== oak ==
Design mips_core, start of the top module:
module mips_core (
	input         clk,
	input         rst,
	output [31:0] imem_addr,
	input  [31:0] imem_rdata,
	output [31:0] dmem_addr,
	output [31:0] dmem_wdata,
	output [3:0]  dmem_wmask,
	output        dmem_we,
	input  [31:0] dmem_rdata,
	output        wb_en,
	output [4:0]  wb_reg,
	output [31:0] wb_data
);
For scale: ~5300 cells after synthesis, about 1000 flip-flops, about 210 I/O pins, ~63000 sq um of cells after synthesis.
make LEC_CHECK=0 CAP_MARGIN=20 CORE_MARGIN=2 CORE_UTILIZATION=55 CTS_CLUSTER_SIZE=100 PLACE_DENSITY=0.6 SETUP_SLACK_MARGIN=0.2 SLEW_MARGIN=20 finish   # period 6.56 ns
run.sh (not shown) runs the stock make flow with config.mk's settings and CLKGATE_MAP_FILE=.
oak: all stages done; final checks FAILED (setup timing).
For pine, these inputs were changed with respect to oak:
- removing CTS_CLUSTER_SIZE (formerly 100)
- changing CORE_UTILIZATION from 55 to 68
- changing the clock period (ns, I/O delays scaled along) from 6.56 to 16.9
Results
Run status, pine: aborted in 5_1_grt, error ODB-0269
Status: buffer levels on the longest clock path parity (oak, pine)
Diff oak -> pine | core utilization before placement | increase of 13 points
pine against oak; total cell area at the placement stage is down by more than 10%.
Diff oak -> pine: synthesized cell count shows no meaningful change; synthesized area stayed essentially flat; synthesized-area fraction occupied by xor and xnor cells ~0 delta; TritonCTS buffer count decreased about 6%.
The die of pine is smaller than the one used in oak.
pine ended with more weighted congestion at the end of routability-driven global placement than oak.
Compare pine and oak | HPWL after detailed placement lower: pine
Setup changes, pine to birch
- CORE_UTILIZATION changed from 68 to 54
- the clock period (ns, I/O delays scaled along) changed from 16.9 to 11.8
Findings:
- birch ended with every stage complete and zero timing, DRC or antenna violations.
- [compare] base=pine new=birch: final weighted congestion of routability-driven global placement has decreased, yosys stat chip area has remained practically unchanged.
- Of birch and pine, birch shows the higher core box area, with pine below it.
- Taking pine as the reference, in birch sequential cell area fraction in the yosys report shows no meaningful change; number of buffers created by CTS has increased; H-tree depth roughly the same; post-CTS resize count rose by 3; pre-placement core utilization has decreased.
- Between birch and pine, it is birch whose die size is higher, by about 26%.
- Setup slack after placement sits lower in birch than in pine.
- Comparing birch and pine, vertical die size is higher on birch.
#### Input delta (maple over birch)
- TNS_END_PERCENT now 50, previously not set
- CTS_CLUSTER_DIAMETER now 29, previously not set
- SETUP_SLACK_MARGIN now 1.09, was 0.2
- CORE_UTILIZATION now 57, was 54
- the clock period (ns, I/O delays scaled along) now 6.56, was 11.8
--- outcome ---
maple is listed as incomplete: the tool reported an error in 5_1_grt and the run ended there. maple against birch: mapped cell area stayed essentially flat; row count went down; area fraction in compound gates flat. Against birch, cell count after placement in maple rose by more than 10%. When the final numbers for birch and maple were put side by side, the floorplan die height turned out to be smaller in maple. The higher number of H-tree levels of birch and maple is in maple. Initial standard-cell utilization of the core up 2.9 points in maple wrt birch. When maple is set beside birch, its overall die area turns out to be 5.2% smaller. Reported for birch and maple, post-synthesis async set-or-reset flop share turned out identical to the last digit. The lower standard cell area after detailed placement came out of birch.

== run 1 ==
Starting RTL as in the previous note.
Settings: LEC_CHECK=0, ABC_AREA=0, CAP_MARGIN=5, CELL_PAD_IN_SITES_DETAIL_PLACEMENT=2, CELL_PAD_IN_SITES_GLOBAL_PLACEMENT=3, CORE_MARGIN=2, CORE_UTILIZATION=40, CTS_CLUSTER_SIZE=37, GPL_TIMING_DRIVEN=0, MAX_ROUTING_LAYER=met4, SLEW_MARGIN=20; clock period 12.0 ns.
Status(run 1) = ERROR, stage = global routing
### run 1 -> run 2
Settings: MIN_ROUTING_LAYER: unset -> met2; CAP_MARGIN: 5 -> 40; CELL_PAD_IN_SITES_DETAIL_PLACEMENT: 2 -> 0; CTS_CLUSTER_SIZE: 37 -> 78; the clock period (ns, I/O delays scaled along): 12.0 -> 12.9.
## What came out
Across run 1 and run 2, no clean finish was achieved. global routing: run 2 exited with error. Tool error ODB-0269 stopped run 1 during global routing; no final results. Run 2 vs. run 1: standard cell area after detailed placement saw an increase, number of instances in the synthesized netlist saw little to no change, number of placed instances, taps included saw an increase, area after synthesis saw little to no change. Number of buffers created by CTS came out lower on run 2 than on run 1. Post-CTS setup repair buffer count (run 2 / run 1): 0.35. Diff run 2..run 1 | number of placed I/O pins | unchanged. [compare] base=run 1 new=run 2: post-CTS resize count went down by 60%, routability-driven placement congestion ratio went up by about 15%, maximum level of the CTS H-tree was more or less identical.
Modified inputs, run 3 compared to run 2
Settings: clearing CELL_PAD_IN_SITES_GLOBAL_PLACEMENT, which used to be 3; putting SETUP_SLACK_MARGIN at 0.2 where nothing was set; clearing ABC_AREA, which used to be 0; putting CTS_CLUSTER_DIAMETER at 28 where nothing was set; clearing CELL_PAD_IN_SITES_DETAIL_PLACEMENT, which used to be 0; clearing GPL_TIMING_DRIVEN, which used to be 0; putting PLACE_DENSITY at 0.6 where nothing was set; clearing CTS_CLUSTER_SIZE, which used to be 78; swapping 40 for 57 in CORE_UTILIZATION; swapping 40 for 20 in CAP_MARGIN; putting TNS_END_PERCENT at 50 where nothing was set; clearing MIN_ROUTING_LAYER, which used to be met2; swapping 12.9 for 6.56 in the clock period (ns, I/O delays scaled along).
## What came out
The flow ended early for run 3: it failed with a tool error in global routing. Taking run 2 as the reference, in run 3 number of gates given a new drive strength after cts went up 542; area after synthesis closely matched the old numbers; number of top-level design ports essentially unchanged. Placed cell area in run 3 vs run 2: up about 7%. Number of placement rows delta for run 3 relative to run 2: about 16% lower. On die area, the higher figure sits with run 2, not run 3. The complex-gate fraction of the synthesized area was comparable across run 3 and run 2. Run 3 — width of the die about 16% lower, run 2 as reference. Of run 3 and run 2, the run reporting the lower effective utilization at floorplan was run 2.
Here is what was changed in the inputs of run 4 compared with run 3.
Settings: PLACE_DENSITY no longer set, was 0.6; CORE_UTILIZATION now 55, was 57; CTS_CLUSTER_DIAMETER no longer set, was 28; TNS_END_PERCENT now 5, was 50; SETUP_SLACK_MARGIN now 0.07, was 0.2; CTS_CLUSTER_SIZE now 34, previously not set; MAX_ROUTING_LAYER no longer set, was met4; SLEW_MARGIN now 35, was 20.
[summary]
In run 4 the implementation ran to completion but is not tape-out ready, as the final checks report negative setup slack. Number of buffers added by the clock tree synthesis step (lower): run 4. Chip area: run 4 > run 3. Run 3 has a lower number of placement rows than run 4. Number of I/O port buffers: run 3 vs run 4, no meaningful difference. Status: xor-xnor portion of the synthesized cell area parity (run 4, run 3). Area of the core on run 4 is behind run 3.
